==> 12-28: inputs <==
==> flow/design.v <==
module float_adder(
    input   clk,
    input   rst,
    input   [31:0]  x,
    input   [31:0]  y,
    output  reg [31:0]  z,
    output  reg [1:0]   overflow, 
    output  reg done
);
    reg [24:0]  m_x, m_y, m_z;
    reg [7:0]   exp_x, exp_y, exp_z;
    reg [2:0]   state_now;
    reg sign_z;
    reg [31:0]  x_q, y_q;
    reg [24:0] out_x,out_y,mid_y,mid_x;
    reg [7:0] move_tot;
    reg [2:0] bigger;
    parameter start = 3'b000, zerocheck = 3'b001, equalcheck = 3'b010, addm = 3'b011, normal = 3'b100, over = 3'b110;
    always @(posedge clk) begin
        if(!rst)begin
            state_now <= start;
            done <= 1'b0;
        end
        else begin
        done <= 1'b0;
        case(state_now)
            start:
                begin
                    x_q <= x;
                    y_q <= y;
                    bigger <= 2'b00;
                    exp_x <= x[30:23];
                    exp_y <= y[30:23];
                    m_x <= {1'b0, 1'b1, x[22:0]};
                    m_y <= {1'b0, 1'b1, y[22:0]};
                    out_x <= 25'b0;
                    out_y <= 25'b0;
                    move_tot <= 8'b0;
                    mid_y<={24'b0,1'b1};
                    mid_x<={24'b0,1'b1};
                    if((x[30:23] == 8'd255 && x[22:0] != 0) || (y[30:23] == 8'd255 && y[22:0] != 0)) 
                        begin
                            overflow <= 2'b11;
                            state_now <= over;
                            sign_z <= 1'b1;
                            exp_z <= 8'b11111111;
                            m_z <= 23'b11111111111111111111111;
                        end
                    else if((x[30:23] == 8'd255 && x[22:0] == 0) || (y[30:23] == 8'd255 && y[22:0] == 0)) 
                        begin
                            overflow <= 2'b11;
                            state_now <= over;
                            sign_z <= 1'b0;
                            exp_z <= 8'b11111111;
                            m_z <= 23'b0;
                        end
                    else
                        begin
                            overflow <= 2'b00;
                            state_now <= zerocheck;
                        end
                end
            zerocheck:
                begin
                    if(m_x[22:0] == 23'b0 && exp_x == 8'b0)
                        begin
                            sign_z <= y_q[31];
                            exp_z <= exp_y;
                            m_z <= m_y;
                            state_now <= over;
                        end
                    else if(m_y[22:0] == 23'b0 && exp_y == 8'b0)
                        begin
                            sign_z <= x_q[31];
                            exp_z <= exp_x;
                            m_z <= m_x;
                            state_now <= over;
                        end
                    else
                        begin
                            state_now <= equalcheck;
                        end
                    if(m_x[22:0] != 23'b0 && exp_x == 8'b0)
                        begin
                            m_x <= {1'b0, 1'b0, x_q[22:0]};
                        end
                    if(m_y[22:0] != 23'b0 && exp_y == 8'b0)
                        begin
                            m_y <= {1'b0, 1'b0, y_q[22:0]};
                        end
                end
            equalcheck:
                begin
                    if(exp_x == exp_y)
                        begin
                            if(bigger == 2'b0)
                                begin
                                    state_now <= addm; 
                                end
                            else if(bigger == 2'b10)
                                begin
                                    if(out_y > mid_y)
                                        begin
                                            m_y <= m_y + 1'b1;
                                        end 
                                    else if(out_y < mid_y)
                                        begin
                                            m_y <= m_y;
                                        end
                                    else if(out_y == m_y)
                                        begin
                                            if(m_y[0] == 1)
                                                begin
                                                    m_y <= m_y + 1'b1;
                                                end
                                            else
                                                begin
                                                    m_y <= m_y;
                                                end
                                        end
                                    state_now <= addm;
                                end
                            else if(bigger == 2'b01)
                                begin
                                    if(out_x > mid_x)
                                        begin
                                            m_x <= m_x + 1'b1;
                                        end 
                                    else if(out_x < mid_x)
                                        begin
                                            m_x <= m_x;
                                        end
                                    else if(out_x == m_x)
                                        begin
                                            if(m_x[0] == 1)
                                                begin
                                                    m_x <= m_x + 1'b1;
                                                end
                                            else
                                                begin
                                                    m_x <= m_x;
                                                end
                                        end
                                    state_now <= addm;
                                end
                        end
                    else
                        begin
                            if(exp_x > exp_y)
                                begin
                                    bigger <= 2'b01;
                                    exp_y <= exp_y + 1'b1;
                                    m_y[23:0] <= {1'b0, m_y[23:1]};
                                    out_y[move_tot] <= m_y[0];
                                    mid_y <= {mid_y[23:0], mid_y[24]};
                                    move_tot <= move_tot + 1'b1;
                                    if(m_y == 24'b0) 
                                        begin
                                            sign_z <= x_q[31];
                                            exp_z <= exp_x;
                                            m_z <= m_x;
                                            state_now <= over;
                                        end
                                    else
                                        begin
                                            state_now <= equalcheck;
                                        end
                                end 
                            else
                                begin
                                    bigger <= 2'b10;
                                    exp_x <= exp_x + 1'b1;
                                    m_x[23:0] <= {1'b0, m_x[23:1]};
                                    out_x[move_tot] <= m_x[0];
                                    mid_x <= {mid_x[23:0], mid_x[24]};
                                    move_tot <= move_tot + 1'b1;
                                    if(m_x == 24'b0) 
                                        begin
                                            sign_z <= y_q[31];
                                            exp_z <= exp_y;
                                            m_z <= m_y;
                                            state_now <= over;
                                        end
                                    else
                                        begin
                                            state_now <= equalcheck;
                                        end
                                end
                        end
                end
            addm:
                begin
                    if(x_q[31] ^ y_q[31] == 1'b0)
                        begin
                            exp_z <= exp_x;
                            sign_z <= x_q[31];
                            m_z <= m_x + m_y;
                            state_now <= normal;
                        end 
                    else
                        begin
                            if(m_x > m_y)
                                begin
                                    exp_z <= exp_x;
                                    sign_z <= x_q[31];
                                    m_z <= m_x - m_y;
                                    state_now <= normal;
                                end
                            else if(m_x < m_y)
                                begin
                                    exp_z <= exp_y;
                                    sign_z <= y_q[31];
                                    m_z <= m_y - m_x;
                                    state_now <= normal;
                                end
                            else
                                begin
                                    sign_z <= 1'b0;
                                    exp_z <= 8'b0;
                                    m_z <= 23'b0;
                                    state_now <= over;
                                end
                        end
                end
            normal:
                begin
                    if(m_z[24] == 1'b1)
                        begin
                            if(m_z[0] == 1)
                                begin
                                    m_z <= m_z + 1'b1;
                                    m_z[0] <= 0;
                                    state_now <= normal;
                                end
                            else
                                begin
                                     m_z <= {1'b0, m_z[24:1]};
                                    exp_z <= exp_z + 1'b1;
                                    state_now <= over;
                                end
                        end 
                    else
                        begin
                            if(m_z[23] == 1'b0 && exp_z >= 1)
                                begin
                                    m_z <= {m_z[23:0], 1'b0};
                                    exp_z <= exp_z - 1'b1;
                                    state_now <= normal;
                                end 
                            else
                                begin
                                    state_now <= over;
                                end
                        end
                end
            over:
                begin
                    z <= {sign_z, exp_z[7:0], m_z[22:0]};
                    done <= 1'b1;
                    if(overflow)
                        begin
                            overflow <= overflow;
                            state_now <= start;
                        end
                    else if(exp_z == 8'd255)
                        begin
                            overflow <= 2'b01;
                            state_now <= start;
                        end
                    else if(exp_z == 8'd0 && m_z[22:0] != 23'b0)
                        begin
                            overflow <= 2'b10;
                            state_now <= start;
                        end
                    else
                        begin
                            overflow <= 2'b0;
                            state_now <= start;
                        end
                end
            default:
                begin
                    state_now <= start;
                end
        endcase    
        end
    end
endmodule
==> flow/run.sh <==
#!/bin/bash
# the make line also repeats each setting of config.mk as NAME=value (left out here)
make -C /OpenROAD-flow-scripts/flow DESIGN_CONFIG=/design/flow/config.mk WORK_HOME=/design/flow/orfs CLKGATE_MAP_FILE= finish
==> flow/config.mk <==
export PLATFORM = sky130hd
export DESIGN_NAME = float_adder
export DESIGN_NICKNAME = float_adder
export VERILOG_FILES = /design/flow/design.v
export SDC_FILE = /design/flow/constraint.sdc
export NUM_CORES = 4
export LEC_CHECK = 0
export ABC_AREA = 1
export CAP_MARGIN = 20
export CORE_MARGIN = 2
export CORE_UTILIZATION = 72
export CTS_CLUSTER_DIAMETER = 397
export CTS_CLUSTER_SIZE = 10
export PLACE_DENSITY = 0.4
export SETUP_SLACK_MARGIN = 0.77
export SLEW_MARGIN = 20
export TNS_END_PERCENT = 10
==> flow/constraint.sdc <==
create_clock -name core_clock -period 2.59 [get_ports {clk}]
set_input_delay 0.5180 -clock core_clock [delete_from_list [all_inputs] [get_ports {clk}]]
set_output_delay 0.5180 -clock core_clock [all_outputs]
set_load 0.01 [all_outputs]
==> inputs of 06-03, as changes to 12-28 <==
Settings changed: ABC_AREA 1 to not set, CAP_MARGIN 20 to 35, CORE_ASPECT_RATIO set to 1.48, CORE_UTILIZATION 72 to 54, CTS_CLUSTER_DIAMETER 397 to 248, CTS_CLUSTER_SIZE 10 to not set, GPL_TIMING_DRIVEN set to 0, MAX_ROUTING_LAYER set to met4, PLACE_DENSITY 0.4 to not set, PLACE_DENSITY_LB_ADDON set to 0.16, SETUP_SLACK_MARGIN 0.77 to 0.42, TNS_END_PERCENT 10 to 15.
==> flow/constraint.sdc (replaced) <==
create_clock -name core_clock -period 5.0 [get_ports {clk}]
set_input_delay 1.0000 -clock core_clock [delete_from_list [all_inputs] [get_ports {clk}]]
set_output_delay 1.0000 -clock core_clock [all_outputs]
set_load 0.01 [all_outputs]
==> results_dict.tcl <==
# implementation run metrics
set metrics [dict create \
    met3_usage_pct 7.30 \
    cts.htree.levels 1 \
    avgSynthCellArea_um2 9.31 \
    status "complete, no violations" \
    ys_sh_simple_pct 16.3 \
    die-area_um2 41800 \
    gr-total-overflow 0 \
]
# the run above: 06-03

==> results_dict.tcl <==
# implementation run metrics
set metrics [dict create \
    cts.htree.levels 2 \
    stop_stage "global routing" \
    status "did not finish" \
    firstError "[ERROR GRT-0116] Global routing finished with congestion. Check the congestion regions in the DRC Viewer." \
    gr-total-overflow 57 \
]
# the run above: 12-28


---

==> inputs of 04-25 <==
Starts from the design.v that is shown in full above.
Settings: LEC_CHECK=0, CAP_MARGIN=20, CORE_MARGIN=2, CORE_UTILIZATION=62, SLEW_MARGIN=20; clock period 4.41 ns.
run.sh (not shown) runs the stock make flow with config.mk's settings and CLKGATE_MAP_FILE=.
==> 12-22: changes against 04-25 <==
- CORE_UTILIZATION: 62 -> 72
- CTS_CLUSTER_DIAMETER: not set -> 348
- PLACE_DENSITY_LB_ADDON: not set -> 0.29
==> flow/constraint.sdc (replaced) <==
create_clock -name core_clock -period 3.47 [get_ports {clk}]
set_input_delay 0.6940 -clock core_clock [delete_from_list [all_inputs] [get_ports {clk}]]
set_output_delay 0.6940 -clock core_clock [all_outputs]
set_load 0.01 [all_outputs]
==> results <==
04-25 produced a clean layout. 12-22 finished but failed the layout checks on negative setup slack. In 12-22 the via count is higher than in 04-25, by 15%. Global-route usage: 12-22 is higher than 04-25 (9.8 points). In 12-22 the worst setup slack is lower than in 04-25, by 0.64 ns. Clock skew is about the same in 12-22 and 04-25. Against 04-25, the first-iteration DRC count of 12-22 is higher by 85%. Sequential cell count is the same in 04-25 and 12-22. In 12-22 the sequential power is higher than in 04-25, by 27%. Routed wire length: 12-22 is higher than 04-25 (15%).
No activity file was given, so power comes from the tool's default toggle rates.
